**design/flow/design.v**
```verilog
`timescale 1ns/1ns
module cpx_multiply #(parameter xi_bits = 12,
		                  parameter xq_bits = 12,
		                  parameter yi_bits = 12,
		                  parameter yq_bits = 12,
		                  parameter i_bits = 24,
		                  parameter q_bits = 24
		                  )
   (input clk,
    input                      rst,
    input                      m_axis_tready,
    input                      m_axis_tvalid,
    input signed [xi_bits-1:0] xi,
    input signed [xq_bits-1:0] xq,
    input signed [yi_bits-1:0] yi,
    input signed [yq_bits-1:0] yq,
    output reg                 s_axis_tready,
    output signed [i_bits-1:0] i,
    output signed [q_bits-1:0] q,
    output reg                 s_axis_tvalid
    );
   reg [2:0]                   pipeline;
   reg signed [(xi_bits + yi_bits)-1:0] 	   i_sub;
   reg signed [(xi_bits + yi_bits)-1:0]      i_sub_out;
   reg signed [(xq_bits + yq_bits)-1:0]      q_add;
   reg signed [(xq_bits + yq_bits)-1:0]      q_add_out;
   reg signed [(xi_bits + yi_bits)-1:0]      xu;
   reg signed [(xi_bits + yi_bits)-1:0]      xu_out;
   reg signed [(xq_bits + yq_bits)-1:0]      yv;
   reg signed [(xq_bits + yq_bits)-1:0]      yv_out;
   reg signed [(xi_bits + yq_bits)-1:0]      xv;
   reg signed [(xi_bits + yq_bits)-1:0]      xv_out;
   reg signed [(xq_bits + yi_bits)-1:0]      yu;
   reg signed [(xq_bits + yi_bits)-1:0]      yu_out;
   assign i = i_sub_out[(xi_bits+yi_bits)-1: (xi_bits+yi_bits-i_bits)];
   assign q = q_add_out[(xq_bits+yq_bits)-1: (xq_bits+yq_bits-q_bits)];
   always @(posedge clk) begin
      if (rst) begin
         xu <= 'd0;
         yv <= 'd0;
         xv <= 'd0;
         yu <= 'd0;
      end else if (m_axis_tvalid & s_axis_tready) begin
         xu <= xi * yi;
         yv <= xq * yq;
         xv <= xi * yq;
         yu <= xq * yi;
      end else begin
         xu <= xu;
         yv <= yv;
         xv <= xv;
         yu <= yu;
      end  
   end
   always @(posedge clk) begin
      if (rst) begin
         xu_out <= 'd0;
         yv_out <= 'd0;
         xv_out <= 'd0;
         yu_out <= 'd0;
         i_sub <= 'd0;
         i_sub_out <= 'd0;
         q_add <= 'd0;
         q_add_out <= 'd0;
      end else if(m_axis_tready) begin
         xu_out <= xu;
         yv_out <= yv;
         xv_out <= xv;
         yu_out <= yu;
         i_sub <= xu_out - yv_out;
         i_sub_out <= i_sub;
         q_add <= xv_out + yu_out;
         q_add_out <= q_add;
      end  
      else begin
         xu_out <= xu_out;
         yv_out <= yv_out;
         xv_out <= xv_out;
         yu_out <= yu_out;
         i_sub <= i_sub;
         i_sub_out <= i_sub_out;
         q_add <= q_add;
         q_add_out <= q_add_out;
      end  
   end  
   always @(posedge clk) begin
      if (rst) begin
         pipeline <= 3'b0;
         s_axis_tvalid <= 1'b0;
      end else begin
         if(m_axis_tvalid & s_axis_tready) begin
            pipeline <= (pipeline << 1) | {2'b00, m_axis_tready};
         end else if (m_axis_tready) begin
            pipeline <= (pipeline << 1);
         end
         s_axis_tvalid <= pipeline[2];
      end
   end  
   always @(posedge clk) begin
      if (rst) begin
         s_axis_tready <= 1'b0;
      end else begin
         s_axis_tready <= m_axis_tready | ~pipeline[0];
      end
   end
endmodule  
`timescale 1ns/1ns
module dot_prod_pip #(parameter xi_bits = 12,
                      parameter xq_bits = 12,
                      parameter yi_bits = 12,
                      parameter yq_bits = 12,
                      parameter i_bits = 24,
                      parameter q_bits = 24,
                      parameter dot_length = 5,
                      parameter dot_length_counter_bits = 3,
                      parameter sum_i_bits = 24,
                      parameter sum_q_bits = 24
                      )
   (input clk,
    input                          rst,
    input                          m_axis_product_tready,
    input                          m_axis_x_tvalid,
    input [xi_bits - 1:0]          xi,
    input [xq_bits - 1:0]          xq,
    input                          m_axis_y_tvalid,
    input [yi_bits - 1:0]          yi,
    input [yq_bits - 1:0]          yq,
    output reg                     s_axis_product_tvalid,
    output reg signed [i_bits-1:0] i,
    output reg signed [q_bits-1:0] q
    );
   wire                            cpx_m_axis_tvalid;
   wire signed [xi_bits + yi_bits -1:0] mult_out_i;
   wire signed [xq_bits + yq_bits -1:0] mult_out_q;
   wire signed [sum_i_bits - 1:0]       mult_out_i_extended;
   wire signed [sum_q_bits - 1:0]       mult_out_q_extended;
   reg signed [sum_i_bits - 1:0]        sum_i;
   reg signed [sum_q_bits - 1:0]        sum_q;
   reg [dot_length_counter_bits:0]      dot_length_counter;
   wire [31:0]                          dot_length_counter_extended;
   wire                                 s_axis_cpx_tvalid;
   wire                                 s_axis_cpx_tready;
   assign cpx_m_axis_tvalid = m_axis_x_tvalid & m_axis_y_tvalid;
   assign mult_out_i_extended = { {(sum_i_bits - (xi_bits + yi_bits)){mult_out_i[xi_bits + yi_bits - 1]}}, mult_out_i};
   assign mult_out_q_extended = { {(sum_q_bits - (xq_bits + yq_bits)){mult_out_q[xq_bits + yq_bits - 1]}}, mult_out_q};
   assign dot_length_counter_extended = { {(31 - dot_length_counter_bits){dot_length_counter[dot_length_counter_bits]}}, dot_length_counter};
   cpx_multiply #(.xi_bits(xi_bits),
                  .xq_bits(xq_bits),
                  .yi_bits(yi_bits),
                  .yq_bits(yq_bits),
                  .i_bits(xi_bits + yi_bits),
                  .q_bits(xq_bits + yq_bits)) cpx_multiply_dot_pip(.clk(clk),
                                                                   .rst(rst),
                                                                   .m_axis_tready(m_axis_product_tready),
                                                                   .m_axis_tvalid(cpx_m_axis_tvalid),
                                                                   .xi(xi),
                                                                   .xq(xq),
                                                                   .yi(yi),
                                                                   .yq(yq),
                                                                   .i(mult_out_i),
                                                                   .q(mult_out_q),
                                                                   .s_axis_tready(s_axis_cpx_tready),
                                                                   .s_axis_tvalid(s_axis_cpx_tvalid));
   always @(posedge clk) begin
      if (rst) begin
         dot_length_counter <= -'d1;
         sum_i <= 'd0;
         sum_q <= 'd0;
      end
      else if (s_axis_cpx_tvalid && m_axis_product_tready) begin
         if (dot_length_counter_extended < (dot_length - 1)) begin
            dot_length_counter <= dot_length_counter + 1'b1;
            sum_i <= sum_i + mult_out_i_extended;
            sum_q <= sum_q + mult_out_q_extended;
         end
         else begin
            dot_length_counter <= 'd0;
            sum_i <= mult_out_i_extended;
            sum_q <= mult_out_q_extended;
         end  
      end  
      else if (m_axis_product_tready) begin
         if(dot_length_counter_extended == (dot_length - 1)) begin
            dot_length_counter <= 'd0;
            sum_i <= 'd0;
            sum_q <= 'd0;
         end
      end
   end  
   always @(posedge clk) begin
      if (rst) begin
         s_axis_product_tvalid <= 1'b0;
         i <= 'd0;
         q <= 'd0;
      end
      else if(dot_length_counter_extended == (dot_length - 1)) begin
         s_axis_product_tvalid <= 1'b1;
         i <= sum_i[sum_i_bits - 1:(sum_i_bits - i_bits)];
         q <= sum_q[sum_q_bits - 1:(sum_q_bits - q_bits)];
      end
      else begin
         s_axis_product_tvalid <= 1'b0;
         i <= i;
         q <= q;
      end
   end
endmodule  
`timescale 1ns/1ns
module arg_max #(parameter buffer_length = 10,
                 parameter index_bits = 4,
                 parameter out_max_bits = 4,
                 parameter i_bits = 12,
                 parameter q_bits = 12
                 )
   (input clk,
    input                           rst,
    input                           m_axis_tvalid,
    input signed [i_bits - 1:0]     xi,
    input signed [q_bits - 1:0]     xq,
    output reg                      s_axis_tready,
    input                           m_axis_tready,
    output reg [out_max_bits - 1:0] out_max,
    output reg [index_bits-1:0]     index,
    output reg                      s_axis_tvalid
    );
   reg signed [index_bits:0]        icounter;
   wire signed [31:0]               icounter_extended;
   reg [i_bits + i_bits - 2:0]      i_square;
   reg [q_bits + q_bits - 2:0]      q_square;
   reg [out_max_bits - 1:0]         argsum;
   reg                              sq_stage_valid;
   reg                              sum_stage_valid;
   reg                              cmp_stage_valid;
   wire                             result_collected;
   reg                              result_collected_buff;
   wire                             result_collected_cond;
   assign icounter_extended = { {(31 - index_bits){icounter[index_bits]}}, icounter};
   assign result_collected = s_axis_tvalid & m_axis_tready;
   assign result_collected_cond = result_collected | result_collected_buff;
   always @(posedge clk) begin
      if (rst) begin
         s_axis_tready <= 1'b0;
      end
      else if (icounter_extended < buffer_length) begin
         s_axis_tready <= 1'b1;
      end
      else if ((icounter_extended == buffer_length) | result_collected_cond) begin
         s_axis_tready <= 1'b1;
      end
      else begin
         s_axis_tready <= 1'b0;
      end
   end
   always @(posedge clk) begin
      if (rst) begin
         i_square <= 'd0;
         q_square <= 'd0;
         sq_stage_valid <= 1'b0;
      end
      else if (m_axis_tvalid & (s_axis_tready)) begin
         i_square <= xi * xi;
         q_square <= xq * xq;
         sq_stage_valid <= 1'b1;
      end else begin
         i_square <= i_square;
         q_square <= q_square;
         sq_stage_valid <= 1'b0;
      end
   end
   always @(posedge clk) begin
      if (rst) begin
         argsum <= 'd0;
         sum_stage_valid <= 1'b0;
      end
      else if (sq_stage_valid) begin
         argsum <= i_square + q_square;
         sum_stage_valid <= 1'b1;
      end
      else if ((icounter_extended == buffer_length -1) && !sq_stage_valid) begin
         argsum <= 'd0;
         sum_stage_valid <= 1'b0;
      end
      else begin
         argsum <= argsum;
         sum_stage_valid <= 1'b0;
      end
   end
   always @(posedge clk) begin
      if (rst) begin
         index <= 'd0;
         out_max <= 'd0;
         cmp_stage_valid <= 1'b0;
      end
      else if ((icounter_extended == 'd0) && !sum_stage_valid && result_collected_cond) begin
         index <= 'd0;
         out_max <= argsum;
         cmp_stage_valid <= 1'b0;
      end
      else if ((argsum > out_max) && sum_stage_valid) begin
         index <= icounter[index_bits - 1:0];
         out_max <= argsum;
         cmp_stage_valid <= 1'b1;
      end
      else if (sum_stage_valid) begin
         index <= index;
         out_max <= out_max;
         cmp_stage_valid <= 1'b1;
      end
      else begin
         index <= index;
         out_max <= out_max;
         cmp_stage_valid <= 1'b0;
      end
   end  
   always @(posedge clk) begin
      if (rst) begin
         icounter <= 'd0;
      end
      else if (icounter_extended < (buffer_length - 1)) begin
         if (sum_stage_valid) begin
            icounter <= icounter + 1'b1;
         end else begin
            icounter <= icounter;
         end
      end
      else if (icounter_extended == (buffer_length - 1)) begin
         icounter <= 'd0;
      end else begin
         icounter <= icounter;
      end
   end  
   always @(posedge clk) begin
      if (rst) begin
         result_collected_buff <= 1'b0;
         s_axis_tvalid <= 1'b0;
      end
      else begin
         result_collected_buff <= result_collected;
         if (result_collected_cond) begin
            s_axis_tvalid <= 1'b0;
         end
         else if (icounter_extended == (buffer_length - 1)) begin
            s_axis_tvalid <= 1'b1;
         end
         else begin
            s_axis_tvalid <= s_axis_tvalid;
         end
      end
   end
endmodule  
`timescale 1ns/1ns
module x_corr #(parameter xi_bits = 12,
                parameter xq_bits = 12,
                parameter yi_bits = 12,
                parameter yq_bits = 12,
                parameter i_bits = 31,
                parameter q_bits = 31,
                parameter length = 102,
                parameter length_counter_bits = 7,
                parameter out_max_bits = 62
                )
   (input clk,
    input                              rst,
    output                             s_axis_tready,
    input [xi_bits - 1:0]              xi,
    input [xq_bits - 1:0]              xq,
    input [yi_bits - 1:0]              yi,
    input [yq_bits - 1:0]              yq,
    input                              m_axis_tvalid,
    input                              m_axis_tready,
    output [out_max_bits - 1:0]        out_max,
    output [length_counter_bits - 1:0] index,
    output                             s_axis_tvalid
    );
   wire                                s_axis_product_tvalid;
   wire                                m_axis_x_tvalid;
   wire                                m_axis_y_tvalid;
   wire                                m_axis_product_tready;
   wire signed [31 - 1:0] i;
   wire signed [31 - 1:0] q;
   assign m_axis_x_tvalid = m_axis_tvalid;
   assign m_axis_y_tvalid = m_axis_tvalid;
   assign m_axis_product_tready = s_axis_tready;
   dot_prod_pip #(.xi_bits(12),
                  .xq_bits(12),
                  .yi_bits(12),
                  .yq_bits(12),
                  .i_bits(31),
                  .q_bits(31),
                  .dot_length(100),
                  .dot_length_counter_bits(7),
                  .sum_i_bits(31),
                  .sum_q_bits(31)
                  ) dp_x_corr (.clk(clk),
                               .rst(rst),
                               .m_axis_product_tready(m_axis_product_tready),
                               .m_axis_x_tvalid(m_axis_x_tvalid),
                               .xi(xi),
                               .xq(xq),
                               .m_axis_y_tvalid(m_axis_y_tvalid),
                               .yi(yi),
                               .yq(yq),
                               .s_axis_product_tvalid(s_axis_product_tvalid),
                               .i(i),
                               .q(q)
                               );
                                  arg_max #(.buffer_length(length),
                                            .index_bits(length_counter_bits),
                                            .out_max_bits(out_max_bits),
                                            .i_bits(31),
                                            .q_bits(31)) arg_max_xc(.clk(clk),
                                                                    .rst(rst),
                                                                    .m_axis_tvalid(s_axis_product_tvalid),
                                                                    .xi(i),
                                                                    .xq(q),
                                                                    .s_axis_tready(s_axis_tready),
                                                                    .m_axis_tready(m_axis_tready),
                                                                    .out_max(out_max),
                                                                    .index(index),
                                                                    .s_axis_tvalid(s_axis_tvalid)
                                                                    );
endmodule  
```
**design/flow/constraint.sdc**
```tcl
create_clock -name core_clock -period 7.14 [get_ports {clk}]
set_input_delay 1.4280 -clock core_clock [delete_from_list [all_inputs] [get_ports {clk}]]
set_output_delay 1.4280 -clock core_clock [all_outputs]
set_load 0.01 [all_outputs]
```
**design/flow/config.mk**
```make
export PLATFORM = sky130hd
export DESIGN_NAME = x_corr
export DESIGN_NICKNAME = x_corr
export VERILOG_FILES = /design/flow/design.v
export SDC_FILE = /design/flow/constraint.sdc
export NUM_CORES = 4
export LEC_CHECK = 0
export CAP_MARGIN = 20
export CORE_MARGIN = 2
export CORE_UTILIZATION = 62
export SLEW_MARGIN = 20
```
**design/flow/run.sh**
```bash
#!/bin/bash
# the make line also repeats each setting of config.mk as NAME=value (left out here)
make -C /OpenROAD-flow-scripts/flow DESIGN_CONFIG=/design/flow/config.mk WORK_HOME=/design/flow/orfs CLKGATE_MAP_FILE= finish
```
==> run summary, run 1 <==
Flow results.

- The run finished, with violations left.
- The violated checks flagged are setup timing.
- Endpoints failing hold in the final report were tallied at 0.
- Counting flops with a built-in enable in the synthesized netlist gives 0.
- In this run the vertical extent of the chip is 436.2 um.
- The completed layout was analyzed and its total power is 0.02258 W.
- The final max-slew violation count recorded for this run is 0.
- The overall die size recorded for this design is about 0.19 mm^2.
- The share of total power in the clock network is 0.197.
- The mapped netlist covers 0.1158 mm^2.
- The initial antenna violation count is 11.
- For the worst min-delay path, the startpoint reported by OpenROAD is arg_max_xc.result_collected_buff.
- Summed over all sequential cells, the power is 0.00428 W.
- The core utilization before placement is 0.6245.
- Post-route period utilization is reported as 1.110.
- The commonest register cell after synthesis is sky130_fd_sc_hd__dfxtp_1.
- The first global-routing pass estimated 542.2 mm of wire.
- The power in combinational cells is 0.0139 W.
- For reference, the mux area share after synthesis is 0.02137.
- The count of cells along the worst register-to-register path is 30.
- Dividing the detail-routed wire length by the instance count gives ~20 um.
- The routed via count divided by cell count is 5.542.
- The post-route utilization of the core is recorded as 0.7525.
- Looking at the worst setup and hold paths, the clock pins of their registers show a slew of 70 ps.
- For the pin with the worst max-slew slack, the measured transition is 1094 ps.
- Buffers placed on the I/O ports in this run total roughly 120.
- The die boundary width is between 400 and 500 um.
- The endpoint kind of the worst setup timing path is a flop.
- The delay of the slowest cell on the worst path is 590 ps.
- Detailed placement finished with a half-perimeter wire length of 277.6 mm.
- The simple logic cell fraction of the synthesized area is 0.1309.
- The total track usage is 0.3638.
- Synthesis instantiated ~100 different standard cells from the library.
- The termination of the worst setup path is arg_max_xc.q_square[58].
- Logged for this run, the post-placement worst setup slack is -992.3 ps.
- The share of total power consumed by net switching is 0.4182.
- The skew report gives the latency at the later pin of the worst-skew pair as 730 ps.
- The sequential share of the synthesized area is 0.1193.
- The end point of the most critical hold path is arg_max_xc.s_axis_tvalid.
- Of all nets on the critical path, the largest fanout is 8.
- The CTS root buffer is sky130_fd_sc_hd__clkbuf_16.
- The overall overflow remaining after global route is 0.
- The startpoint of the worst-slack reg-to-reg timing path is dp_x_corr.q[30].
- Looking at the VDD voltage map, the peak drop is 0.0004134 V.
- Of the total synthesized cell area, the portion taken by full adders, half adders and majority gates is 0.5071.
- Yosys stat counts 12,820 cells in the synthesized netlist.
- Grouping non-sequential cells by family puts the most area in adder cells.
- The clock tree from TritonCTS is yes.
- The combinational fraction of design power is 0.614.
- The global placer's final weighted congestion is ~0.98.
- The script reports the combined buffer and inverter count of the critical path as 10.
- STA lists the endpoint of the worst register-to-register path as arg_max_xc.q_square[58].
- The cell type with the highest aggregate area in the netlist is sky130_fd_sc_hd__fa_1.
- Pin placement for this block handled ~120 I/O pins.
- The slowest stage of the critical path is the sky130_fd_sc_hd__fa_1 cell.
- In the synthesized netlist the async set-or-reset flop fraction comes to 0.
- Counting every sink on the clock net gives 690.
- Once detail routing completed, the nets flagged for antenna violations numbered 0.
- The via count of the first global-routing pass is 99,350.
- The worst setup path is launched from a flop.
- The top power group is combinational cells.
- The number of buffers inserted by hold repair at cts is 0.
- The detailed router finished its first iteration with 6,611 violations.
- The floorplan has 158 rows.
- The internal portion of the total power is 0.01314 W.
- The summed standard-cell area reported by yosys is 0.1158 mm^2.
- The static leakage is a little over 70 nW.
- The end-of-flow timing check tallies setup violations at 78.
- For this run the top cell type by instance count after synthesis was sky130_fd_sc_hd__inv_1.
- The highest clock rate this design can be run at is 126.2 MHz.
- The via total after detailed routing is 92,370.
- The final layout contains routed wiring with a total length of 343.5 mm.
- The core region is 0.1854 mm^2.
- The post-synthesis register bit count is 690.
- The critical path depth is 30.
- The final layout net count is 17,410.
- Per the CTS log, the buffer count on the longest clock path is 3.
- Data arrives at the worst endpoint at about 8500 ps.
- In the post-synthesis netlist, the biggest area contributors are sky130_fd_sc_hd__fa_1 42%, sky130_fd_sc_hd__dfxtp_1 12%, sky130_fd_sc_hd__inv_1 9.5%, sky130_fd_sc_hd__ha_1 8.9%, sky130_fd_sc_hd__nand2_1 5.0%.
- After layout, the worst setup slack is -784.3 ps.
- The largest clock skew in the final design is approximately 60 ps.
- The final hold slack is 415.5 ps.
- According to the timing report, the critical path is launched from dp_x_corr.q[30].
- The H-tree generated during clock tree synthesis spans 3 levels.
- The number of OpenROAD warnings is 52.
- The instance count along the most critical hold path is 1.
- The synthesized net count is 16,120.
- Entering global routing, the biggest net connects 211 pins.
- Counting every instance in the synthesized netlist gives 12,820.
- The worst slew slack as a fraction of its limit is 0.2704.
- Sorting the synthesized cells by how often they occur yields 2,922 x sky130_fd_sc_hd__inv_1, 2,420 x sky130_fd_sc_hd__fa_1, 1,529 x sky130_fd_sc_hd__nand2_1.
- The worst min-delay path category is reg2reg.
- The critical path in this run is classified as reg2reg.
- The most frequent cell on the critical path is sky130_fd_sc_hd__fa_1.
- Grouping stages by cell kind, the critical path spends the most delay in adder cells.
- The register share of total power is 0.189.
- The clock network consumes a total of 0.00444 W.
- The count of maximum capacitance violations is 0.
- The worst register-to-register path has a setup slack of -780 ps.
- Setup repair after global routing could not meet its margin everywhere.
- Relative to the synthesized area, the layout overhead comes to 20.50%.
- The worst path required time is 7720 ps.
- The average instance in the mapped netlist occupies between 9 and 10 um^2.
- The ratio of total power to cell area is 161.8 mW/mm^2.
- CTS added clock buffers totalling about 80.
- Of the total synthesized cell area, the portion taken by AND-OR and OR-AND cells is 0.08072.
- The number of iterations in the first detailed-routing pass is 9.
- The share of the synthesized area in the top cell type is 0.4184.
- Subtracting the final worst setup slack from the clock period gives a little under 8000 ps.
- The synthesized-area fraction occupied by xor and xnor cells is 0.02821.
- In this run the power spent charging and discharging nets is approximately 0.0094 W.
- The synthesis warning total is 3.
- After detailed routing, the number of remaining DRC violations is 0.
-- final cells by class --
class,instances,area [um^2]
clock buffer,107,2296
fill,13680,45890
inverter,2931,11100
tap,2480,3103
timing repair buffer,1746,16260
multi-input combinational,8666,92310
clock inverter,41,520.5
sequential,690,13940
antenna,7,17.52
-- per-layer routing --
layer,GRT usage,vias to the layer above,part of all wire
met5,0,-,0.000093
met4,0.1688,6,0.059
met3,0.05736,858,0.074
met2,0.6078,3252,0.48
met1,0.4663,46790,0.39
li1,-,41470,-
-- through the flow --
step	instances	setup TNS, ps	cell area [um^2]
finish	16670	-26010	139500
global route	16660	-42230	139500
CTS	16560	-21100	136600
detailed placement	16280	-49580	130500
global placement	16280	-42830	130500
floorplan	12820	-2347	116500
-- repair_timing --
| action | in CTS | in global routing |
|---|---|---|
| endpoints found under the setup margin | 85 | 87 |
| gates resized | 560 | 525 |
| setup buffers | 145 | 115 |
| pin swaps | 393 | 444 |
| cloned | 5 | 8 |
| endpoints found under the hold margin | 0 | 0 |
==> run 2: changes to the inputs <==
ABC_AREA = 1   (was default)
CORE_UTILIZATION = 72   (was 62)
CTS_CLUSTER_DIAMETER = 57   (was default)
SETUP_SLACK_MARGIN = 0.49   (was default)
clock period = 5.2 ns   (was 7.14 ns; I/O delays follow)
==> run summary, run 2 <==
Physical implementation.

- Dividing the synthesized area by the synthesized cell count gives 7.490 um^2.
- The post-placement worst setup slack is -1945 ps.
- By area the synthesized netlist is led by sky130_fd_sc_hd__fa_1 38%, sky130_fd_sc_hd__inv_1 14%, sky130_fd_sc_hd__nand2_1 11%, sky130_fd_sc_hd__dfxtp_1 11%, sky130_fd_sc_hd__ha_1 8.1%.
- The summed standard-cell area reported by yosys is 0.1263 mm^2.
- The number of buffers inserted by hold repair at cts is 0.
- The chip occupies 0.1788 mm^2.
- The estimated wirelength of the detail-placed design is 364.0 mm.
- The share of synthesized area in the top cell type comes to 0.3835.
- The top logic cell family in the synthesized netlist is adder cells.
- The number of cell instances after yosys synthesis is 16,870.
- The area fraction in compound gates is 0.06797.
- During synthesis, Yosys emitted a total of 3 warnings.
- Yosys reported a register bit count of 690.
- RePlAce ended its routability-driven mode at a weighted congestion of 1.056.
- The synthesized-area fraction occupied by xor and xnor cells is 0.01414.
- The area fraction in full adders, half adders and majority gates is 0.4648.
- The overall overflow remaining after global route is 227.
- The flow halted during 5_1_grt.
- The cell type with the highest aggregate area in the netlist is sky130_fd_sc_hd__fa_1.
- The total track usage is 0.6612.
- During I/O placement, the number of pins put on the boundary was 123.
- The TritonCTS buffer count is 92.
- The height of the die is 422.9 um.
- Per Yosys stat, the portion of area used by sequential elements is 0.1094.
- The number of distinct library cell variants in the gate-level netlist after synthesis is just under 60.
- The count of mapped cells out of synthesis is 16,870.
- The share of synthesized area spent on multiplexers is 0.
- In this run, the synthesized area fraction spent on and/or/nand/nor cells is recorded as 0.1881.
- The flow did not finish.
- The count of flip-flops with a built-in enable after synthesis is 0.
- The core region is roughly 0.17 mm^2.
- The buffer levels on the longest clock path is 3.
- Port buffering added 122 buffers.
- The most frequently used library cell after synthesis is sky130_fd_sc_hd__inv_1.
- When the netlist entered floorplanning its net count stood at 20,160.
- From left edge to right edge, the die measures 422.9 um.
- The first error in the log reads "[ERROR GRT-0116] Global routing finished with congestion. Check the congestion regions in the DRC Viewer".
- The synthesis report names the predominant flop master as sky130_fd_sc_hd__dfxtp_1.
- The cell sitting at the root of the clock tree is a sky130_fd_sc_hd__clkbuf_16.
- Summing every instance area after synthesis gives roughly 0.13 mm^2.
- Yosys reported that registers with async set or reset make up 0.
- By count the netlist is led by 4,652 x sky130_fd_sc_hd__inv_1, 3,856 x sky130_fd_sc_hd__nand2_1, 2,420 x sky130_fd_sc_hd__fa_1.
- For this design, the sink count on the clock tree is 690.
- The H-tree generated during clock tree synthesis spans 3 levels.
- The floorplan step records an initial core utilization of 0.7259.
- The initialized floorplan defines 153 standard-cell rows.
==> run 2: metrics by stage <==
| step | hold WS, ps | instance area, um^2 | total power (W) | instances |
|---|---|---|---|---|
| after floorplan | 410.1 | 131900 | 0.02271 | 16870 |
| after global placement | 423.5 | 145800 | 0.03220 | 20370 |
| after detailed placement | 436.7 | 145800 | 0.03388 | 20370 |
| after CTS | 446.5 | 152100 | 0.04117 | 20660 |
==> run 2: layer usage <==
layer	track usage	overflow
met5	0.2879	3
met4	0.6060	82
met3	0.4340	12
met2	0.8716	119
met1	0.6838	11
==> run 2: what timing repair did <==
item / in CTS
pin swaps: 252
cloned: 15
endpoints found under the setup margin: 174
buffers inserted: 96
resized: 513
hold endpoints to repair: 0
==> run 3: changes to the inputs <==
ABC_AREA = 0   (was 1)
CELL_PAD_IN_SITES_DETAIL_PLACEMENT = 0   (was default)
CELL_PAD_IN_SITES_GLOBAL_PLACEMENT = 3   (was default)
CORE_ASPECT_RATIO = 1.6   (was default)
CORE_UTILIZATION = 44   (was 72)
CTS_CLUSTER_DIAMETER = 97   (was 57)
CTS_CLUSTER_SIZE = 14   (was default)
GPL_ROUTABILITY_DRIVEN = 0   (was default)
GPL_TIMING_DRIVEN = 0   (was default)
PLACE_DENSITY_LB_ADDON = 0.24   (was default)
SETUP_SLACK_MARGIN = default   (was 0.49)
SLEW_MARGIN = 5   (was 20)
TNS_END_PERCENT = 10   (was default)
clock period = 9.79 ns   (was 5.2 ns; I/O delays follow)
==> run summary, run 3 <==
Flow results.

- The CTS root buffer is sky130_fd_sc_hd__clkbuf_16.
- The start point of the worst min-delay path is arg_max_xc.result_collected_buff.
- The number of max-slew violations in the final report is 0.
- The worst slew slack as a fraction of its limit is 0.1520.
- The synthesis warning total is 3.
- The power in combinational cells is 0.0103 W.
- The first global-routing pass estimated about 630 mm of wire.
- The summed standard-cell area reported by yosys is around 0.12 mm^2.
- For hold timing, the worst endpoint is arg_max_xc.s_axis_tvalid.
- The synthesized net count is around 16,000.
- The count of maximum capacitance violations is 0.
- At the pin with the least slew margin, the transition time is 1272 ps.
- The violation tally recorded at the end of detailed-routing iteration 0 is 5,188.
- The skew report gives the latency at the later pin of the worst-skew pair as around 710 ps.
- The clock transition time at the flip-flop clock pins of the worst setup and hold paths is 80 ps.
- The sequential cells in the finished layout cover a total of 0.01384 mm^2.
- In this run the vertical extent of the chip is 652.9 um.
- The final timing report derives a shortest allowable period of 9837 ps.
- The area fraction of the largest cell type after synthesis is 0.4184.
- For this run, the detailed router reports a per-instance via density of 5.349.
- The top power group is combinational cells.
- The initialized floorplan defines 238 standard-cell rows.
- The worst min-delay path category is reg2reg.
- The routed wire length is 431.2 mm.
- Relative to the synthesized area, the layout overhead comes to 6.753%.
- The register share of total power is 0.201.
- The count of cells along the worst register-to-register path is 28.
- The top logic cell family in the synthesized netlist is adder cells.
- The detailed-route wire length per cell is 26.10 um.
- Of the total synthesized cell area, the portion taken by AND-OR and OR-AND cells is 0.08072.
- The area of the mapped netlist is 0.1158 mm^2.
- The cell area after layout is between 0.1 and 0.15 mm^2.
- The critical register-to-register path endpoint is arg_max_xc.q_square[60].
- The post-synthesis register bit count is 690.
- The die area is 0.2674 mm^2.
- In the synthesized netlist, the number of instances is 12,820.
- The final hold slack is 424.4 ps.
- The initial antenna violation count came to 20.
- Following the worst setup path forward leads to its endpoint at arg_max_xc.q_square[60].
- Of the post-synthesis cell area, the part taken by muxes is 0.02137.
- The final number of setup-violating endpoints is 3.
- The estimated wirelength of the detail-placed design is 366.9 mm.
- The simple logic cell fraction of the synthesized area is 0.1309.
- In the synthesized netlist the async set-or-reset flop fraction comes to 0.
- The script parses the final routing iteration and logs DRC violations as 0.
- In this run the remaining antenna-violating nets after routing total 0.
- STA classifies the critical path startpoint as a flop.
- The clock sink count is 690.
- By area the synthesized netlist is led by sky130_fd_sc_hd__fa_1 42%, sky130_fd_sc_hd__dfxtp_1 12%, sky130_fd_sc_hd__inv_1 9.5%, sky130_fd_sc_hd__ha_1 8.9%, sky130_fd_sc_hd__nand2_1 5.0%.
- For reference, the critical path is launched at dp_x_corr.q[25].
- The floorplan step set the die width to between 400 and 500 um.
- In the finished design, the share of the clock period the worst path needs comes to 1.005.
- The average cell area after synthesis is 9.032 um^2.
- TritonCTS built the clock tree.
- The run did not pass the layout checks because of setup timing.
- The total track usage is 0.3264.
- In this run, power in the clock network comes to between 0.002 and 0.0025 W.
- The startpoint of the worst-slack reg-to-reg timing path is dp_x_corr.q[25].
- Together, buffers and inverters on the worst path number 8.
- Buffers inserted during clock tree synthesis total approximately 56.
- The final worst-path setup slack is -46.59 ps.
- The peak ir drop on the vdd network is 0.0005398 V.
- In this run, synthesis inferred 0 flip-flops with an integrated enable.
- During I/O placement, the number of pins put on the boundary was 123.
- Among cell families on the critical path, the largest total delay comes from adder cells.
- Setup repair after global routing could not meet its margin everywhere.
- The critical path start-end classification is reg2reg.
- Derived from the worst setup path, the maximum achievable clock frequency is 101.7 MHz.
- For this run, the detailed router's first-pass iteration total came to 6.
- Per STA, the library cell used most along the worst path is sky130_fd_sc_hd__fa_1.
- The share of total power in the clock network is 0.140.
- After global routing the overflow that remains totals 0.
- The placement stage leaves a total instance area of 0.1216 mm^2.
- The combinational fraction of design power is 0.659.
- The via count of the first global-routing pass came to 97,820.
- Entering global routing, the biggest net connects 23 pins.
- The final hold violation count recorded for this run is 0.
- The synthesized netlist was found by Yosys to have 12,820 cells.
- Counting instances in the post-synthesis netlist gives the leading cell types as 2,922 x sky130_fd_sc_hd__inv_1, 2,420 x sky130_fd_sc_hd__fa_1, 1,529 x sky130_fd_sc_hd__nand2_1.
- In this run the power spent charging and discharging nets is roughly 0.0077 W.
- The clock tree synthesis step divided the H-tree into 2 levels.
- The power report lists cell-internal power as a little under 0.008 W.
- Per the synthesis report, the adder-cell share of the synthesized area is 0.5071.
- For this run, the register share of the synthesized area comes to 0.1193.
- The slowest stage of the critical path belongs to the cell sky130_fd_sc_hd__clkbuf_1.
- The run finished, with violations left.
- The worst path required time is roughly 10,000 ps.
- The instance count along the most critical hold path is 1.
- The delay of the slowest cell on the worst path is around 700 ps.
- Across all register-to-register paths, the minimum setup slack is -50 ps.
- Yosys mapped the design onto about 100 distinct sky130hd cell types.
- The core utilization before placement is 0.4414.
- The commonest register cell after synthesis is sky130_fd_sc_hd__dfxtp_1.
- Per the CTS log, the buffer count on the longest clock path is 3.
- The static leakage is 63.60 nW.
- The floorplan step defined a core boundary enclosing ~0.26 mm^2.
- The count of buffers added on input and output ports is approximately 120.
- The leading cell type by number of instances after synthesis is sky130_fd_sc_hd__inv_1.
- The synthesized-area fraction occupied by xor and xnor cells is 0.02821.
- The critical path arrival is a little over 10,000 ps.
- The share of total power consumed by net switching is 0.4926.
- The top fanout value on the critical path is 10.
- Walking the critical path from launch to capture passes 28 cell instances.
- The final layout net count is ~16,000.
- The synthesized design spends more area on one cell type than any other, namely sky130_fd_sc_hd__fa_1.
- Dividing total power by cell area gives a power density of 126.0 mW/mm^2.
- The filler cell count in the final layout is 25,910.
- The number of OpenROAD warnings is between 40 and 50.
- Clock skew on the completed layout was measured at between 60 and 70 ps.
- The multi-input combinational cells in the finished layout cover a total of ~0.09 mm^2.
- The number of buffers inserted by hold repair at cts is 0.
- The power in sequential cells is 0.00313 W.
- The via total after detailed routing is 88,370.
- The endpoint kind of the worst setup timing path is a flop.
run 3: per-stage QoR:
stage,setup WS (ps),cells,power [W],setup TNS (ps),util
global placement,-2051,16420,0.01336,-62480,0.4627
CTS,4.333,16510,0.01572,0,0.4706
global route,-145.1,16510,0.01687,-529.6,0.4711
floorplan,1352,12820,0.009920,0,-
detailed placement,-2025,16440,0.01349,-56100,0.4637
finish,-46.59,16520,0.01557,-73.27,0.4712
run 3: metal layers:
metal  part of all wire  GRT usage  routed length [um]
met1               0.34     0.3409              146200
met2               0.52     0.6003              225800
met3              0.042    0.03174               18220
met4              0.095     0.2487               40910
met5            0.00014          0                  62
run 3: repair_timing:
item / in CTS / in global routing
endpoints found under the hold margin: 0 / 0
setup endpoints to repair: 54 / 32
resized: 107 / 127
setup buffers: 12 / 1
pin swaps: 1 / 2
gates cloned: 0 / 0
run 3: final cells by class:
type | count | share of cell area
multi-input combinational | 8666 | 0.7210
inverter | 2931 | 0.08927
antenna | 12 | 0.0002429
sequential | 690 | 0.1120
tap | 3480 | 0.03522
clock inverter | 6 | 0.0008400
timing repair buffer | 155 | 0.01285
clock buffer | 57 | 0.01145
buffer | 522 | 0.01712
==> run 4: changes to the inputs <==
CELL_PAD_IN_SITES_DETAIL_PLACEMENT = 2   (was 0)
CELL_PAD_IN_SITES_GLOBAL_PLACEMENT = default   (was 3)
CORE_ASPECT_RATIO = 1.29   (was 1.6)
CORE_UTILIZATION = 31   (was 44)
CTS_CLUSTER_DIAMETER = 34   (was 97)
CTS_CLUSTER_SIZE = default   (was 14)
GPL_ROUTABILITY_DRIVEN = default   (was 0)
GPL_TIMING_DRIVEN = default   (was 0)
HOLD_SLACK_MARGIN = -0.08   (was default)
MIN_ROUTING_LAYER = met2   (was default)
PLACE_DENSITY_LB_ADDON = 0.08   (was 0.24)
SETUP_SLACK_MARGIN = 0.29   (was default)
SLEW_MARGIN = 25   (was 5)
TNS_END_PERCENT = default   (was 10)
clock period = 10.8 ns   (was 9.79 ns; I/O delays follow)
==> run summary, run 4 <==
Flow results.

- The share of synthesized area spent on multiplexers is 0.02137.
- The internal power contribution is 0.01037 W.
- In this run the horizontal extent of the chip is ~540 um.
- The flow ran to the end and the layout has no timing, DRC or antenna violations.
- Along the worst path, the maximum fanout reaches 19.
- The number of buffers inserted by hold repair at cts is 0.
- Per the OpenROAD power report, leakage power amounts to around 66 nW.
- The biggest slice of the total power is consumed by combinational cells.
- The flow reports power dissipated in the clock network as 0.00597 W.
- The count of flip-flops with a built-in enable after synthesis is 0.
- The aggregate negative setup slack is 0 ps.
- The final layout net count is 16,070.
- For reference, the critical path is captured by arg_max_xc.i_square[57].
- The routed via count divided by cell count is 6.709.
- For reference, the top cells by count after synthesis are 2,922 x sky130_fd_sc_hd__inv_1, 2,420 x sky130_fd_sc_hd__fa_1, 1,529 x sky130_fd_sc_hd__nand2_1.
- The total DRC errors in the routed layout is 0.
- Hold analysis lists the worst path endpoint as dp_x_corr.q[23].
- The total track usage is 0.3475.
- The power dissipated by switching net loads is 0.007686 W.
- Yosys shows that the main logic family after synthesis is adder cells.
- The pin slew with the least headroom to its limit is 1117 ps.
- In the floorplan report the effective utilization is 0.3117.
- Per the power-grid run, VDD falls by no more than 0.0003514 V.
- The critical register-to-register path endpoint is arg_max_xc.i_square[57].
- For this run, the detailed router's first-pass iteration total came to 9.
- Measured on the finished design, the core utilization comes to 0.3484.
- The worst setup path is launched from a flop.
- The area of the mapped netlist is 0.1158 mm^2.
- The initial antenna violation count is 39.
- The routed design could run at a clock period as short as between 9000 and 10,000 ps.
- The clock insertion delay at the later pin of the skew report is 910 ps.
- Per the synthesis report, the simple-gate share of the synthesized area is 0.1309.
- Setup repair after global routing left no endpoint under its margin.
- In this design, the critical path's most frequently occurring cell is sky130_fd_sc_hd__fa_1.
- The number of ports placed on the die boundary is about 120.
- In the finished design, the share of the clock period the worst path needs comes to 0.9127.
- The clock transition time at the flip-flop clock pins of the worst setup and hold paths is 40 ps.
- After global routing the overflow that remains totals 0.
- For this run the detailed placement stage logged an HPWL of around 340 mm.
- The floorplan has between 200 and 300 rows.
- Looking at hold timing, the worst path starts from dp_x_corr.sum_q[23].
- For the worst reg-to-reg path, the startpoint reported by OpenROAD is dp_x_corr.i[16].
- Entering global routing, the biggest net connects 151 pins.
- The share of the synthesized area in the top cell type is 0.4184.
- The share of total power consumed by net switching is 0.4256.
- The critical path start-end classification is reg2reg.
- Ranked by total cell area, the synthesized netlist is headed by sky130_fd_sc_hd__fa_1 42%, sky130_fd_sc_hd__dfxtp_1 12%, sky130_fd_sc_hd__inv_1 9.5%, sky130_fd_sc_hd__ha_1 8.9%, sky130_fd_sc_hd__nand2_1 5.0%.
- The report lists the power per cell area as 139.5 mW/mm^2.
- The leading cell type by number of instances after synthesis is sky130_fd_sc_hd__inv_1.
- Looking at area per cell type in the netlist, the leader is sky130_fd_sc_hd__fa_1.
- Of the total synthesized cell area, the portion taken by AND-OR and OR-AND cells is 0.08072.
- STA classifies the critical path endpoint as a flop.
- The number of cell instances after yosys synthesis is 12,820.
- The worst-path cell with the longest stage delay is sky130_fd_sc_hd__dfxtp_1.
- Of the total power, combinational logic draws 0.510.
- The synthesized-area fraction occupied by xor and xnor cells is 0.02821.
- The critical path depth is 26.
- Of the total power, the clock network draws 0.331.
- The area overhead of the layout relative to synthesis is 11.77%.
- The via count of the first global-routing pass is 149,300.
- The critical path arrival is 10,610 ps.
- Power attributed to combinational cells is between 0.009 and 0.01 W.
- The delay of the slowest cell on the worst path is 1050 ps.
- Per the OpenROAD floorplan log, the area of the core is between 0.3 and 0.4 mm^2.
- Counting instances, the worst hold path has a depth of 2.
- The post-placement worst setup slack is 1196 ps.
- The worst slew slack as a fraction of its limit is 0.2540.
- The min-delay analysis places its worst path in the category reg2reg.
- The chip area line in the Yosys stat output reads between 0.1 and 0.15 mm^2.
- Counting the buffers created by CTS gives 189.
- According to the timing report, the critical path is launched from dp_x_corr.i[16].
- The largest clock skew in the final design is 110.1 ps.
- The number of maximum-capacitance violations recorded for the run is 0.
- In this run, synthesis produced a sequential element count of 690.
- The average cell area after synthesis is 9.032 um^2.
- The final power report lists total power as 0.01806 W.
- The buffer levels on the longest clock path is 4.
- The final report lists the setup-violating endpoint count as 0.
- The power in sequential cells is between 0.002 and 0.003 W.
- The clock sink count is 690.
- The tree is rooted in a sky130_fd_sc_hd__clkbuf_16.
- The number of max-slew violations in the final report is 0.
- Of the total synthesized cell area, the portion taken by full adders, half adders and majority gates is 0.5071.
- The register share of total power is 0.159.
- The clock tree from TritonCTS is yes.
- CTS built an H-tree with a depth of 4.
- The synthesized instance count is 12,820.
- The global-route wire length before repair is 661.3 mm.
- The synthesized net count is between 15,000 and 20,000.
- Among all flip-flop cells after synthesis, the most frequent one is sky130_fd_sc_hd__dfxtp_1.
- The OpenROAD report gives the critical path a required time of 11,550 ps.
- The height of the die is 698.2 um.
- The number of routed nets with antenna violations is 0.
- Post-CTS repair ended up resizing 0 cells.
- The hold violation total from the final report is 0.
- Buffers added to address setup during post-CTS repair amount to 0.
- RePlAce ended its routability-driven mode at a weighted congestion of around 0.94.
- The via total after detailed routing is approximately 120k.
- The count of input and output buffers is 122.
- Of the synthesized area, sequential elements account for 0.1193.
- The synthesis report gives the async set-or-reset register share as 0.
- Per the detail_route report, routed wire per instance is 24.39 um.
- Together, buffers and inverters on the worst path number 5.
- The kind of cell adding the most delay to the critical path is adder cells.
- The register-to-register setup slack is around 940 ps.
- The die area is 0.3785 mm^2.
- The number of different library cells used by synthesis comes to ~100.
- The final worst-path setup slack is between 900 and 1000 ps.
- The wire length recorded after detailed routing is 436.4 mm.
- The count of cells along the worst register-to-register path is 26.
- The final layout report lists a filler cell count of 41,050.
- The DRC marker count from the first detailed-route iteration is 15,390.
- Summing over the stages, the warning tally comes to 50.
- The synthesis warning total is 3.
- The fmax is 101.4 MHz.
run 4: layout make-up:
class | count | area, um^2 | area share
Timing Repair Buffer | 299 | 2611 | 0.02018
Multi-Input combinational cell | 8666 | 89060 | 0.6881
Clock inverter | 105 | 1374 | 0.01061
Tap cell | 4864 | 6086 | 0.04702
Antenna cell | 96 | 240.2 | 0.001856
Sequential cell | 690 | 13830 | 0.1069
Inverter | 2931 | 11000 | 0.08500
Clock buffer | 237 | 5224 | 0.04036
run 4: per-stage QoR:
step                instance area [um^2]  hold WS [ps]  std cells
global placement                  122500         407.3      17450
finish                            129400         411.2      17890
detailed placement                122500         425.0      17450
global route                      129300         453.2      17860
floorplan                         115800         398.0      12820
CTS                               129100         423.0      17790
run 4: routing by layer:
metal,track usage,wire length (um),vias up,share of wire
met2,0.4668,250500,35070,0.57
met3,0.4065,154400,2538,0.35
met4,0.05408,29460,76,0.068
met1,-,0,43690,0
li1,-,-,38650,-
met5,0.04444,2030,-,0.0047
==> run 5: changes to the inputs <==
ABC_AREA = default   (was 0)
CELL_PAD_IN_SITES_DETAIL_PLACEMENT = 0   (was 2)
CORE_ASPECT_RATIO = default   (was 1.29)
CORE_UTILIZATION = 72   (was 31)
CTS_CLUSTER_DIAMETER = 109   (was 34)
CTS_CLUSTER_SIZE = 13   (was default)
GPL_ROUTABILITY_DRIVEN = 1   (was default)
HOLD_SLACK_MARGIN = default   (was -0.08)
MIN_ROUTING_LAYER = met1   (was met2)
PLACE_DENSITY_LB_ADDON = 0.04   (was 0.08)
SETUP_SLACK_MARGIN = 4.59   (was 0.29)
SLEW_MARGIN = 20   (was 25)
clock period = 15.8 ns   (was 10.8 ns; I/O delays follow)
==> run summary, run 5 <==
Flow results.

- The flow ran to the end and the layout has no timing, DRC or antenna violations.
- For reference, the top cells by area after synthesis are sky130_fd_sc_hd__fa_1 42%, sky130_fd_sc_hd__dfxtp_1 12%, sky130_fd_sc_hd__inv_1 9.5%, sky130_fd_sc_hd__ha_1 8.9%, sky130_fd_sc_hd__nand2_1 5.0%.
- Derived from the worst setup path, the maximum achievable clock frequency is between 100 and 150 MHz.
- In this run, synthesis produced a sequential element count of 690.
- The H-tree depth reported by CTS is 2.
- Per the synthesis report, the AND-OR/OR-AND share of the synthesized area is 0.08072.
- The power in combinational cells is roughly 0.0055 W.
- At the later pin of the worst-skew pair, clock insertion delay measures approximately 700 ps.
- The routed via count divided by cell count is 5.764.
- The part of the cycle the worst path needs is 0.6129.
- The portion of synthesized area spent on multiplexers is 0.02137.
- For the worst min-delay path, the startpoint reported by OpenROAD is arg_max_xc.result_collected_buff.
- 123 I/O pins were placed.
- The met3 track utilization from global routing is 0.07658.
- The aggregate negative setup slack is 0 ps.
- Per the OpenROAD floorplan log, the width of the die is 405.0 um.
- The filler cell count in the final layout is between 10,000 and 15,000.
- The share of total power in the clock network is 0.156.
- The buffer_ports step reported a buffer count of 122.
- The die area is 0.1641 mm^2.
- The internal power contribution is approximately 0.0050 W.
- The endpoint kind of the worst setup timing path is a flop.
- The total overflow left after global routing is 0.
- The number of hold buffers added after CTS was 0.
- Setup repair after global routing left no endpoint under its margin.
- In the global route stage, met1 resource usage came out at 0.4748.
- Per the synth stats, the proportion of register bits with asynchronous set or reset is 0.
- Looking at the max-slew report, the worst-margin pin has a slew of 1175 ps.
- The flow reports power dissipated in the clock network as approximately 0.0014 W.
- The height of the die is between 400 and 500 um.
- The buffer levels on the longest clock path is 3.
- The critical path start-end classification is reg2reg.
- The power report attributes to the sequential group a share of 0.220.
- The worst setup path is launched from a flop.
- The termination of the worst setup path is arg_max_xc.q_square[60].
- The cell-mix breakdown from Yosys lists the adder-cell area share as 0.5071.
- The final hold violation count recorded for this run is 0.
- The leading cell type by number of instances after synthesis is sky130_fd_sc_hd__inv_1.
- For reference, the final report shows the max-slew violation count at 0.
- The script extracted a net switching power of 0.003893 W.
- In the hold timing report, the worst path depth is 1.
- The global-route met2 utilization is 0.6316.
- The timing report attributes the biggest portion of critical-path delay to adder cells.
- Per the detail_route report, the via count comes to approximately 85,000.
- The count of mapped cells out of synthesis is 12,820.
- Once iteration 0 of detailed routing completed, the report listed about 6,300 DRC markers.
- The most frequent cell on the critical path is sky130_fd_sc_hd__fa_1.
- The critical path arrival is 10,280 ps.
- In this run the tightest slew margin relative to its limit is 0.2141.
- The synthesized netlist was found by Yosys to have between 10,000 and 15,000 cells.
- Per the post-synthesis report, the nets total about 16,000.
- The simple logic cell fraction of the synthesized area is 0.1309.
- The tool warning count for the run is 45.
- The register-to-register setup slack is 6120 ps.
- The CTS root buffer is sky130_fd_sc_hd__clkbuf_16.
- The final number of setup-violating endpoints is 0.
- Of the total synthesized cell area, the portion taken by XOR and XNOR cells is 0.02821.
- The power in sequential cells is 0.00195 W.
- Summed over all instances, the cell type with the most area after synthesis is sky130_fd_sc_hd__fa_1.
- The count of placed standard cells in the final layout, fillers left out is 14,760.
- The initial utilization of the core area, before any placement, comes to 0.7229.
- The sequential share of the synthesized area is 0.1193.
- The largest clock skew in the final design is 24.61 ps.
- The critical path depth is 29.
- The total track usage is 0.3773.
- The area of the mapped netlist is 0.1158 mm^2.
- The combinational fraction of design power is 0.623.
- The total core area is 0.1602 mm^2.
- The detailed-route wire length per cell is 20.27 um.
- The clock sink count is 690.
- The wire length recorded after detailed routing is 299.1 mm.
- According to the finish report, the design has a final net count of 15,890.
- The ratio of total power to cell area is roughly 73 mW/mm^2.
- The share of total power consumed by net switching is 0.4400.
- The commonest register cell after synthesis is sky130_fd_sc_hd__dfxtp_1.
- The startpoint of the worst-slack reg-to-reg timing path is dp_x_corr.q[30].
- The floorplan row count is 147.
- Entering global routing, the biggest net connects 198 pins.
- The TritonCTS buffer count is 60.
- In this run, post-CTS repair resized a total of 0 instances.
- The count of cells along the worst register-to-register path is 29.
- Of the post-synthesis cell area, the dominant cell type holds 0.4184.
- The count of flip-flops with a built-in enable after synthesis is 0.
- The total DRC errors in the routed layout is 0.
- Looking at the global route congestion table, the highest-usage layer is met2.
- The global placer's final weighted congestion is 0.9639.
- The worst-path cell with the longest stage delay is sky130_fd_sc_hd__fa_1.
- The critical register-to-register path endpoint is arg_max_xc.q_square[60].
- In the power breakdown, the biggest contributor is combinational cells.
- Note, the detailed placer reported a final HPWL of 240.0 mm.
- The final worst-path setup slack is 6116 ps.
- The first global-routing pass estimated 484.5 mm of wire.
- The summed standard-cell area reported by yosys is 0.1158 mm^2.
- Clock-pin slew was measured on the worst setup and hold paths at 60 ps.
- Once the clock tree was built, the setup fixing pass inserted 0 buffers.
- The post-placement worst setup slack is ~6000 ps.
- The static leakage is 63.12 nW.
- The area overhead of the layout relative to synthesis is 3.934%.
- The cell count after placement is 14,690.
- In this run the worst setup path begins at dp_x_corr.q[30].
- The initial antenna violation count was 2.
- The worst path required time is 16,400 ps.
- The via count of the first global-routing pass is between 90,000 and 100k.
- The type recorded for the worst min-delay path is reg2reg.
- The final hold slack is 435.0 ps.
- The final power report lists total power as 0.008846 W.
- The count of maximum capacitance violations is 0.
- The peak ir drop on the vdd network is 0.0002575 V.
- Grouping non-sequential cells by family puts the most area in adder cells.
- The number of distinct library cell variants in the gate-level netlist after synthesis is about 100.
- In this run the remaining antenna-violating nets after routing total 0.
- The end point of the most critical hold path is arg_max_xc.s_axis_tvalid.
- A synthesized cell averages 9.032 um^2.
- The warning tally printed by Yosys for this design is 3.
- The routed design ends up with an antenna cell count of 0.
- The clock tree from TritonCTS is yes.
- Ranked by instance count, the synthesized netlist is headed by 2,922 x sky130_fd_sc_hd__inv_1, 2,420 x sky130_fd_sc_hd__fa_1, 1,529 x sky130_fd_sc_hd__nand2_1.
- The top fanout value on the critical path is 37.
- The final critical path time including I/O delays and setup is 9684 ps.
- For this run, the slowest stage of the critical path takes 590 ps.
- Along the critical path, the tally of buffer and inverter instances is 9.
- The number of iterations in the first detailed-routing pass is 6.
## run 5: final cells by class
type,instances,area [um^2],share of cell area
multi-input cells,8666,89020,0.7396
flip-flops and latches,690,13830,0.1149
well taps,2160,2703,0.02245
clock inverters,5,115.1,0.0009564
repair buffers,244,2155,0.01790
inverters,2931,11000,0.09141
clock buffers,64,1538,0.01278
## run 5: routing by layer
metal | vias to the layer above | routed length [um]
met3 | 724 | 25060
met2 | 3450 | 143700
met4 | 4 | 16210
li1 | 38350 | -
met1 | 42540 | 114100
met5 | - | 101
## run 5: stage by stage
stage               utilization  cell area, um^2
global route             0.7513           120400
finish                   0.7513           120400
CTS                      0.7513           120400
detailed placement       0.7410           118700
global placement         0.7410           118700
floorplan                     -           115800
==> run 6: changes to the inputs <==
CORE_MARGIN = 3   (was 2)
CTS_CLUSTER_DIAMETER = 52   (was 109)
CTS_CLUSTER_SIZE = 14   (was 13)
PLACE_DENSITY_LB_ADDON = 0.18   (was 0.04)
SETUP_SLACK_MARGIN = -0.24   (was 4.59)
clock period = 5.13 ns   (was 15.8 ns; I/O delays follow)
==> run summary, run 6 <==
Physical implementation.

- The run stopped with a tool error.
- The failing step is 5_1_grt.
- The first error in the log reads "[ERROR GRT-0232] Routing congestion too high. Check the congestion heatmap in the GUI".
- The synthesis warning total is 3.
- The floorplan row count is 146.
- The estimated wirelength of the detail-placed design is 276.8 mm.
- The async set or reset register ratio after synthesis is 0.
- The global route stage reports its total congestion overflow as 428.
- The die area is approximately 0.17 mm^2.
- By count the netlist is led by 2,922 x sky130_fd_sc_hd__inv_1, 2,420 x sky130_fd_sc_hd__fa_1, 1,529 x sky130_fd_sc_hd__nand2_1.
- The count of mapped cells out of synthesis is 12,820.
- Per the synthesis report, the adder-cell share of the synthesized area is 0.5071.
- The CTS root buffer is sky130_fd_sc_hd__clkbuf_16.
- The number of nets handed over by synthesis was 16,120.
- The post-synth register bit count is slightly below 700.
- The global placer's final weighted congestion is 0.9908.
- The placement stage leaves a total instance area of ~0.13 mm^2.
- The die is 407.0 um tall.
- The clock sink count is a little under 700.
- In this run, placement finished with an instance count of 16,150.
- The portion of synthesized area spent on multiplexers is 0.02137.
- Yosys mapped a number of flops with a built-in enable equal to 0.
- The share of the synthesized area in the top cell type is 0.4184.
- The share of the Yosys chip area taken by registers is 0.1193.
- In the floorplan report the effective utilization is 0.7278.
- According to the I/O placement log, the pin count is 123.
- The area fraction in compound gates is 0.08072.
- TritonCTS created 78 clock buffers.
- The average instance in the mapped netlist occupies 9.032 um^2.
- The commonest register cell after synthesis is sky130_fd_sc_hd__dfxtp_1.
- The H-tree was split into 3 levels.
- The die is 407.0 um wide.
- By instance count, the leading cell after synthesis is sky130_fd_sc_hd__inv_1.
- The cell type with the highest aggregate area in the netlist is sky130_fd_sc_hd__fa_1.
- The chip area line in the Yosys stat output reads 0.1158 mm^2.
- The total core area is 0.1591 mm^2.
- The number of cell instances after yosys synthesis is 12,820.
- The total track usage is 0.5934.
- The count of input and output buffers is roughly 120.
- Sorting the synthesized cells by area gives the leading types as sky130_fd_sc_hd__fa_1 42%, sky130_fd_sc_hd__dfxtp_1 12%, sky130_fd_sc_hd__inv_1 9.5%, sky130_fd_sc_hd__ha_1 8.9%, sky130_fd_sc_hd__nand2_1 5.0%.
- The area of the mapped netlist is 0.1158 mm^2.
- The report puts the hold buffer count at CTS at 0.
- Among the non-sequential cells, adder cells take the most area.
- Yosys mapped the design onto 100 distinct sky130hd cell types.
- The buffer levels on the longest clock path is 3.
- In this run, the synthesized area fraction spent on and/or/nand/nor cells is recorded as 0.1309.
- The synthesized-area fraction occupied by xor and xnor cells is 0.02821.
## run 6: metal layers
layer	track usage	GRT overflow
met5	0.2412	2
met4	0.4650	109
met3	0.3617	59
met2	0.8126	213
met1	0.6404	45
## run 6: metrics by stage
stage / setup WS (ps) / util / hold slack [ps]
after CTS: -2493 / 0.8687 / 453.8
after detailed placement: -2887 / 0.8335 / 422.4
after global placement: -2868 / 0.8335 / 406.9
after floorplan: -2400 / - / 398.0
## run 6: timing repair
action,in CTS
endpoints found under the hold margin,0
pin swaps,316
gates cloned,7
setup endpoints to repair,149
buffers inserted,122
resized,510
==> run 7: changes to the inputs <==
CELL_PAD_IN_SITES_DETAIL_PLACEMENT = default   (was 0)
CELL_PAD_IN_SITES_GLOBAL_PLACEMENT = 1   (was default)
CORE_MARGIN = 10   (was 3)
CORE_UTILIZATION = 23   (was 72)
CTS_CLUSTER_DIAMETER = 390   (was 52)
CTS_CLUSTER_SIZE = default   (was 14)
GPL_ROUTABILITY_DRIVEN = 0   (was 1)
GPL_TIMING_DRIVEN = 0   (was default)
MIN_ROUTING_LAYER = default   (was met1)
PLACE_DENSITY_LB_ADDON = 0.08   (was 0.18)
SETUP_SLACK_MARGIN = default   (was -0.24)
SLEW_MARGIN = 15   (was 20)
TNS_END_PERCENT = 20   (was default)
clock period = 10.7 ns   (was 5.13 ns; I/O delays follow)
==> run summary, run 7 <==
Flow results.

- The analysis reports a worst IR drop on VDD of between 0.0003 and 0.0004 V.
- The analysis attributes to net switching a power of 0.007972 W.
- Among the non-sequential cells, adder cells take the most area.
- Per the synthesis report, the adder-cell share of the synthesized area is 0.5071.
- The routed wire length is between 500 and 600 mm.
- The worst-case max-slew headroom was logged as 0.1441.
- The launch point of the critical path was reported as dp_x_corr.q[12].
- In the synthesized netlist the dominant register cell turns out to be sky130_fd_sc_hd__dfxtp_1.
- Per the synthesis report, the number of distinct cell types is 100.
- Per the Yosys statistics, synthesis produced 12,820 cells.
- CTS placed an instance of sky130_fd_sc_hd__clkbuf_16 at the clock tree root.
- The power report lists the clock group at 0.00340 W.
- The worst min-delay path category is reg2reg.
- The final report gives the core utilization as 0.2588.
- Setup repair after global routing could not meet its margin everywhere.
- In this run, power in flip-flops and latches comes to just under 0.003 W.
- STA classifies the critical path endpoint as a flop.
- The estimated wirelength of the detail-placed design is 428.3 mm.
- OpenSTA lists the critical path endpoint as arg_max_xc.q_square[47].
- The instance count along the most critical hold path is 1.
- The share of total power consumed by net switching is 0.4861.
- TritonCTS built the clock tree.
- The area overhead of the layout relative to synthesis is 12.09%.
- The total DRC errors in the routed layout is 0.
- After synthesis, the share of flip-flops with an asynchronous set or reset is 0.
- Per the CTS log, the buffer count on the longest clock path is 3.
- The most frequent cell on the critical path is sky130_fd_sc_hd__fa_1.
- Yosys reported a register bit count of 690.
- The report lists the number of standard-cell rows as 260.
- The startpoint identified for the worst register-to-register timing path is dp_x_corr.q[12].
- The number of OpenROAD warnings is 43.
- The largest clock skew in the final design is roughly 73 ps.
- The aggregate negative setup slack is 0 ps.
- The last timing report of the flow puts the setup violation total at 0.
- The hold violation total from the final report is 0.
- Dividing the synthesized area by the synthesized cell count gives 9.032 um^2.
- The OpenROAD report gives the critical path a data arrival time of approximately 11,000 ps.
- The simple logic cell fraction of the synthesized area is 0.1309.
- The clock insertion delay at the later pin of the skew report is roughly 760 ps.
- Per the post-run analysis, buffers plus inverters along the critical path come to 8.
- The number of max-slew violations in the final report is 0.
- The first global-routing pass estimated approximately 730 mm of wire.
- The sequential share of the synthesized area is 0.1193.
- The die area is 0.5323 mm^2.
- The critical register-to-register path endpoint is arg_max_xc.q_square[47].
- The die boundary width is 729.6 um.
- Yosys mapped a number of flops with a built-in enable equal to 0.
- The largest single stage delay on the critical path is 860 ps.
- The critical path launch point type is a flop.
- The synthesized net count is 16,120.
- The final timing summary puts the cycle share of the worst path at 0.9674.
- The vertical die dimension reported for this design is 729.6 um.
- Measured against the total synthesized area, the mux share comes to 0.02137.
- Max-cap violations in this run came to 0.
- The count of cells along the worst register-to-register path is 28.
- The timing report lists the critical path depth as 28 cells.
- The core utilization before placement is 0.2309.
- The initial antenna violation count is 72.
- Data on the critical path is required at its endpoint by 11,340 ps.
- The setup check on the worst reg-to-reg path leaves a slack of 350 ps.
- The summed standard-cell area reported by yosys is between 0.1 and 0.15 mm^2.
- The critical path start-end classification is reg2reg.
- The core region is 0.5016 mm^2.
- The placed cell area is around 0.13 mm^2.
- The via count of the first global-routing pass is about 97,000.
- The number of routed nets with antenna violations is 0.
- Summed over all routing layers, the global router reports a total usage of 0.1900.
- The area fraction in compound gates is 0.08072.
- The TritonCTS buffer count is 92.
- The share of the synthesized area in the top cell type is 0.4184.
- Among all cell types in the netlist, the one instantiated most often is sky130_fd_sc_hd__inv_1.
- Looking at the group totals, the largest power group turns out to be combinational cells.
- The number of ports placed on the die boundary is 123.
- The pre-antenna-repair detailed-routing pass consisted of 7 iterations.
- After synthesis, the cell types taking the most area are sky130_fd_sc_hd__fa_1 42%, sky130_fd_sc_hd__dfxtp_1 12%, sky130_fd_sc_hd__inv_1 9.5%, sky130_fd_sc_hd__ha_1 8.9%, sky130_fd_sc_hd__nand2_1 5.0%.
- Of the total power, combinational logic draws 0.617.
- Counting every instance in the synthesized netlist gives 12,820.
- The largest total area in the synthesized netlist belongs to sky130_fd_sc_hd__fa_1.
- The cell-mix breakdown from Yosys lists the XOR/XNOR area share as 0.02821.
- Grouping stages by cell kind, the critical path spends the most delay in adder cells.
- The global route stage reports its total congestion overflow as 0.
- Yosys reports that the most numerous cell types are 2,922 x sky130_fd_sc_hd__inv_1, 2,420 x sky130_fd_sc_hd__fa_1, 1,529 x sky130_fd_sc_hd__nand2_1.
- Buffers inserted to repair hold after CTS numbered 0.
- STA lists the maximum fanout along the critical path as 10.
- Of the total power, registers draw 0.176.
- The slowest stage of the critical path is the sky130_fd_sc_hd__dfxtp_1 cell.
- Clock-pin slew was measured on the worst setup and hold paths at approximately 60 ps.
- Port buffering added roughly 120 buffers.
- The fmax is 96.61 MHz.
- For this run, the detailed router reports a per-instance via density of ~4.4.
- The via total after detailed routing is 86,960.
- The synthesis warning total is 3.
- After layout, the minimum clock period comes to 10,350 ps.
- The H-tree depth reported by CTS is 3.
- Entering global routing, the biggest net connects 23 pins.
- The start point of the worst min-delay path is arg_max_xc.result_collected_buff.
- The share of total power dissipated in the clock network is 0.207.
- In this run the power density over the cells is 126.4 mW/mm^2.
- The worst hold path terminates at arg_max_xc.s_axis_tvalid.
- The final layout net count is 16,390.
- The pin slew with the least headroom to its limit is 1284 ps.
- The finished cells cover 0.1298 mm^2.
- In this run, the number of DRC markers left after iteration 0 of detailed routing was 4,755.
- Summed over all combinational cells, the power is about 0.01 W.
- The detailed-route wire length per cell is 25.48 um.
- The clock drives 690 sinks.
- The internal portion of the total power is between 0.008 and 0.009 W.
- The area of the mapped netlist is 0.1158 mm^2.
- The leakage component of the power was reported as 64.74 nW.
- The flow ran to the end and the layout has no timing, DRC or antenna violations.
-- run 7: per-layer routing --
| metal | up-vias | share of wire | routed length (um) | GRT usage |
|---|---|---|---|---|
| met1 | 45440 | 0.45 | 228500 | 0.2537 |
| li1 | 39510 | - | - | - |
| met2 | 1662 | 0.49 | 248700 | 0.3337 |
| met4 | 0 | 0.024 | 12340 | 0.03985 |
| met3 | 349 | 0.033 | 16700 | 0.01695 |
| met5 | - | 0 | 0 | 0 |
-- run 7: area by class of cell --
cell class / count / area, um^2
tap: 6681 / 8359
inverter: 2931 / 11020
clock buffer: 128 / 2629
timing repair buffer: 194 / 2107
clock inverter: 40 / 654.4
antenna: 17 / 42.54
multi-input combinational: 8666 / 89040
fill: 54600 / 371800
sequential: 690 / 13820
buffer: 522 / 2131
-- run 7: metrics by stage --
step	hold WS, ps	std cells	power [W]	setup WS [ps]
after global placement	404.7	19630	0.01327	-1728
after floorplan	398.0	12820	0.009076	2262
after global routing	433.3	19850	0.01780	-47.24
after CTS	427.6	19840	0.01685	-28.53
after detailed placement	410.9	19670	0.01332	-1411
final	423.0	19870	0.01640	349.3
-- run 7: what timing repair did --
item	CTS	global route
hold endpoints to repair	0	0
setup buffers	6	9
resized	33	34
endpoints found under the setup margin	33	19
pin swaps	0	1
Power and IR drop assume default switching activity.
